==> flow/design.v (excerpt) <==
module mul(
    input  wire        clk,
    input  wire        rst,
    input  wire [63:0] lm,
    input  wire [63:0] rm,
    input  wire [1:0]  Data_type,
    output reg  [19:0] mul_out
);
Size in the first run: roughly 6,300 cells after synthesis, about 160 flip-flops, ~150 I/O pins.
==> flow/config.mk <==
export PLATFORM = sky130hd
export DESIGN_NAME = mul
export DESIGN_NICKNAME = mul
export VERILOG_FILES = /design/flow/design.v
export SDC_FILE = /design/flow/constraint.sdc
export NUM_CORES = 4
export LEC_CHECK = 0
export CAP_MARGIN = 20
export CORE_MARGIN = 2
export CORE_UTILIZATION = 57
export CTS_CLUSTER_SIZE = 35
export SLEW_MARGIN = 20
==> flow/constraint.sdc <==
create_clock -name core_clock -period 5.11 [get_ports {clk}]
set_input_delay 1.0220 -clock core_clock [delete_from_list [all_inputs] [get_ports {clk}]]
set_output_delay 1.0220 -clock core_clock [all_outputs]
set_load 0.01 [all_outputs]
run.sh (not shown) runs the stock make flow with config.mk's settings and CLKGATE_MAP_FILE=.
The starting point produced a layout that fails on negative setup slack.
Edit:
CORE_UTILIZATION = 72   (was 57)
CTS_CLUSTER_DIAMETER = 386   (was unset)
CTS_CLUSTER_SIZE = 21   (was 35)
SETUP_SLACK_MARGIN = -0.35   (was unset)
What happened: The changed run ended with an error in global routing (5_1_grt); die size goes down by about a fifth; area after synthesis does not change; synthesized cell count stays the same.
Edit:
ABC_AREA = 1   (was unset)
CTS_CLUSTER_DIAMETER = 227   (was 386)
CTS_CLUSTER_SIZE = unset   (was 21)
SETUP_SLACK_MARGIN = unset   (was -0.35)
clock period = 1.75 ns   (was 5.11 ns; I/O delays follow)
Outcome: The changed run did not get past detailed placement (3_5_place_dp), error DPL-0038; die area falls by about 7%; synthesized area went down by about 7%; synthesized cell count rises by about 1.2%.

========
Setup of run 1:
mul again, from the RTL that the note above started with.
==> flow/config.mk <==
export PLATFORM = sky130hd
export DESIGN_NAME = mul
export DESIGN_NICKNAME = mul
export VERILOG_FILES = /design/flow/design.v
export SDC_FILE = /design/flow/constraint.sdc
export NUM_CORES = 4
export LEC_CHECK = 0
export CAP_MARGIN = 20
export CORE_MARGIN = 2
export CORE_UTILIZATION = 34
export CTS_CLUSTER_DIAMETER = 293
export CTS_CLUSTER_SIZE = 99
export HOLD_SLACK_MARGIN = -0.09
export SLEW_MARGIN = 20
==> flow/constraint.sdc <==
create_clock -name core_clock -period 6.5 [get_ports {clk}]
set_input_delay 1.3000 -clock core_clock [delete_from_list [all_inputs] [get_ports {clk}]]
set_output_delay 1.3000 -clock core_clock [all_outputs]
set_load 0.01 [all_outputs]
Run 1 completed every stage of the flow, and the final layout passed the timing, design-rule and antenna checks.
Modified inputs, run 2 compared to run 1
==> flow/config.mk <==
export PLATFORM = sky130hd
export DESIGN_NAME = mul
export DESIGN_NICKNAME = mul
export VERILOG_FILES = /design/flow/design.v
export SDC_FILE = /design/flow/constraint.sdc
export NUM_CORES = 4
export LEC_CHECK = 0
export CAP_MARGIN = 35
export CORE_ASPECT_RATIO = 0.5
export CORE_MARGIN = 10
export CORE_UTILIZATION = 65
export CTS_CLUSTER_DIAMETER = 245
export CTS_CLUSTER_SIZE = 95
export MAX_ROUTING_LAYER = met4
export PLACE_DENSITY = 0.76
export SLEW_MARGIN = 20
export TNS_END_PERCENT = 5
Findings:
For run 1, the origin of the worst setup path was Data_type[1], unlike run 2, where it was Data_type[0]. Taking run 1 over run 2, the cell count ratio works out to 1.13. Run 2 gives more maximum fanout along the worst path than run 1 did. Compared with run 1, in run 2 fraction of area in multi-input gates moved up; global-route usage increased 14 points; switching power shows an increase of 5.1%; utilization has increased. Of run 2 and run 1, it is run 2 that has the lower synthesis-to-finish area growth. Average via count per standard cell: run 1 and run 2 compared, lower one is run 1. Compare run 1 and run 2 | global routing usage on met3 lower: run 1. Highest cell delay on the worst timing path: run 2 vs run 1 down 30 ps.
> inputs changed (run 2 -> run 3)
==> flow/config.mk <==
export PLATFORM = sky130hd
export DESIGN_NAME = mul
export DESIGN_NICKNAME = mul
export VERILOG_FILES = /design/flow/design.v
export SDC_FILE = /design/flow/constraint.sdc
export NUM_CORES = 4
export LEC_CHECK = 0
export CAP_MARGIN = 20
export CELL_PAD_IN_SITES_DETAIL_PLACEMENT = 2
export CORE_MARGIN = 2
export CORE_UTILIZATION = 40
export GPL_ROUTABILITY_DRIVEN = 0
export HOLD_SLACK_MARGIN = 0.16
export MAX_ROUTING_LAYER = met4
export PLACE_DENSITY = 0.58
export SLEW_MARGIN = 20
export TNS_END_PERCENT = 5
### Flow results
Status(run 3) = ERROR, stage = global routing (5_1_grt)
Summary of the comparison: chip footprint is higher in run 3, relative to run 2.
Against run 2, HPWL after detailed placement in run 3 rose by more than half.
In the reports for run 3 and run 2, the larger pre-placement core utilization belongs to run 2.
The final reports for run 3 and run 2 show post-placement worst setup slack lower in the former.
Compared with run 2, in run 3 total clock sinks ~0 delta, number of placed instances with taps included +647, number of synthesized register bits ~0 delta.
Input-level comparison between run 4 and run 3:
==> flow/config.mk <==
export PLATFORM = sky130hd
export DESIGN_NAME = mul
export DESIGN_NICKNAME = mul
export VERILOG_FILES = /design/flow/design.v
export SDC_FILE = /design/flow/constraint.sdc
export NUM_CORES = 4
export LEC_CHECK = 0
export CAP_MARGIN = 20
export CORE_MARGIN = 10
export CORE_UTILIZATION = 65
export CTS_CLUSTER_DIAMETER = 245
export CTS_CLUSTER_SIZE = 95
export PLACE_DENSITY = 0.76
export SLEW_MARGIN = 20
export TNS_END_PERCENT = 5
Results
- Run 4: all stages complete, timing, DRC and antenna checks passed
- Diff run 3 -> run 4: chip width went down about 17%; placed instance area down 1.9%; placeable core region shrank by about 40%; cell row count went down by about 20%; post-cts gate resize count fell 108.
- Run 4 against run 3: total die size fell 0.036 sq mm; total of buffers placed on input and output ports about even; total half-perimeter wirelength after legalization and detailed placement moved down.
What run 5 does differently from run 4 at the input level:
--- a/flow/config.mk
+++ b/flow/config.mk
@@ -7,9 +7,13 @@
 export LEC_CHECK = 0
 export CAP_MARGIN = 20
-export CORE_MARGIN = 10
-export CORE_UTILIZATION = 65
-export CTS_CLUSTER_DIAMETER = 245
-export CTS_CLUSTER_SIZE = 95
-export PLACE_DENSITY = 0.76
+export CELL_PAD_IN_SITES_DETAIL_PLACEMENT = 2
+export CELL_PAD_IN_SITES_GLOBAL_PLACEMENT = 1
+export CORE_MARGIN = 4
+export CORE_UTILIZATION = 26
+export GPL_ROUTABILITY_DRIVEN = 0
+export HOLD_SLACK_MARGIN = 0.16
+export MAX_ROUTING_LAYER = met4
+export PLACE_DENSITY = 0.66
+export SETUP_SLACK_MARGIN = 1.17
 export SLEW_MARGIN = 20
 export TNS_END_PERCENT = 5
==> comparison <==
In the flow results for run 4 and run 5, the sequential share of layout area is smaller on run 5. Final checks on run 5, whose flow otherwise completed, came back failing, citing setup timing. The final cell count in run 5 was higher than what run 4 gave. On fraction of power consumed by combinational cells, the lower figure sits with run 4, not run 5. Run 4 → run 5: total half-perimeter wirelength after legalization and detailed placement grew by about 47%, critical path depth grew by 1, global routing usage on met2 shrank by 11 points, final design instance area without fill grew by 12%, final critical path time including I/O delays and setup grew by 870 ps.

========
mul again, from the RTL that the note above started with.
==> flow/config.mk <==
export PLATFORM = sky130hd
export DESIGN_NAME = mul
export DESIGN_NICKNAME = mul
export VERILOG_FILES = /design/flow/design.v
export SDC_FILE = /design/flow/constraint.sdc
export NUM_CORES = 4
export LEC_CHECK = 0
export CAP_MARGIN = 20
export CORE_MARGIN = 2
export CORE_UTILIZATION = 65
export CTS_CLUSTER_DIAMETER = 245
export CTS_CLUSTER_SIZE = 95
export SLEW_MARGIN = 20
==> flow/constraint.sdc <==
create_clock -name core_clock -period 6.5 [get_ports {clk}]
set_input_delay 1.3000 -clock core_clock [delete_from_list [all_inputs] [get_ports {clk}]]
set_output_delay 1.3000 -clock core_clock [all_outputs]
set_load 0.01 [all_outputs]
The starting point passed the timing, design-rule and antenna checks.
Change:
Settings changed: CAP_MARGIN 20 to 15, CORE_ASPECT_RATIO set to 0.5, CORE_UTILIZATION 65 to 60, CTS_CLUSTER_DIAMETER 245 to 293, CTS_CLUSTER_SIZE 95 to 91, HOLD_SLACK_MARGIN set to -0.09, PLACE_DENSITY set to 0.39, TNS_END_PERCENT set to 20.
Total power climbs by a few percent.
Via count climbs slightly.
Maximum frequency barely changes.
Design area is about the same.
Flip-flop count stays the same.
Synthesized cell count is unchanged.
First-iteration DRC count drops by roughly a tenth.
Routed wire length climbs by a few percent.
Sequential power drops by a few percent.
Change:
Settings changed: CAP_MARGIN 15 to 0, CORE_MARGIN 2 to 10, CORE_UTILIZATION 60 to 65, CTS_CLUSTER_DIAMETER 293 to 245, CTS_CLUSTER_SIZE 91 to 95, HOLD_SLACK_MARGIN -0.09 to unset, PLACE_DENSITY 0.39 to 0.35, TNS_END_PERCENT 20 to 5.
Effect:
- The changed run passed the timing, design-rule and antenna checks
- clock skew climbs by 6.3 ps
- total power decreases by 0.39%
- cell count came out lower by 1.7%
- global-route usage drops by 2.8 points
- synthesized cell count is unchanged
- maximum frequency hardly moves

========
Setup of run A:
mul again, from the RTL that the note above started with.
Settings: LEC_CHECK=0, ABC_AREA=1, CAP_MARGIN=5, CELL_PAD_IN_SITES_DETAIL_PLACEMENT=1, CELL_PAD_IN_SITES_GLOBAL_PLACEMENT=0, CORE_MARGIN=9, CORE_UTILIZATION=41, CTS_CLUSTER_DIAMETER=75, CTS_CLUSTER_SIZE=18, SLEW_MARGIN=20; clock period 3.47 ns.
Stage in which a tool error killed run A: 4_1_cts.
--- input diff run A..run B ---
- CELL_PAD_IN_SITES_DETAIL_PLACEMENT removed (was 1)
- ABC_AREA removed (was 1)
- CAP_MARGIN changed from 5 to 20
- CELL_PAD_IN_SITES_GLOBAL_PLACEMENT removed (was 0)
- CTS_CLUSTER_SIZE changed from 18 to 37
- CORE_MARGIN changed from 9 to 2
- CORE_UTILIZATION changed from 41 to 71
- CTS_CLUSTER_DIAMETER removed (was 75)
- PLACE_DENSITY newly set to 0.65
- the clock period (ns, I/O delays scaled along) changed from 3.47 to 5.32
==> results <==
- Run B terminated abnormally: 5_1_grt reported GRT-0232.
- Gate count of the mapped netlist, run A and run B, higher one = run A.
- Measured against run B, the die outline width of run A comes out at 1.3 times the reference value.
- Compared with run A, in run B number of top-level design ports ~0 delta, die size went down, synthesized chip area reported by yosys +7.5%, area fraction in and, or, nand and nor cells after synthesis down 9.6 points.
- Run B vs run A: area of placed instances down by a little under 10%
- For the placeable core region, run B came in about 40% lower than run A did.
- Of run A and run B, the run reporting the lower area after synthesis was run A.
#### Input delta (run C over run B)
- PLACE_DENSITY: 0.65 -> unset
- CORE_UTILIZATION: 71 -> 57
- the clock period (ns, I/O delays scaled along): 5.32 -> 5.12
The flow for run C finished, though final verification flagged negative setup slack. Compared with run B, count of placed standard cells including taps in run C increased by a few percent. Run B -> run C: area after detailed placement increased by a few percent. Placer congestion estimate, run C vs run B: down by a few percent. Reported for run C and run B, fraction of the mapped netlist area in compound gates turned out identical to the last digit. Of run C and run B, the higher number of instances resized during post-cts repair belongs to run C. The placeable core region of run C is higher than that of run B. Run C vs run B: die footprint up. Between run C and run B, the number of hold buffers added after cts figures differ only marginally. On pre-placement core utilization, the higher figure sits with run B, not run C. Half-perimeter wire length of the detailed placement result shrinks by a few percent when moving from run B to run C. Horizontal extent of the die (run C vs. run B) increases by more than 10%.
No activity file was given, so power comes from the tool's default toggle rates.
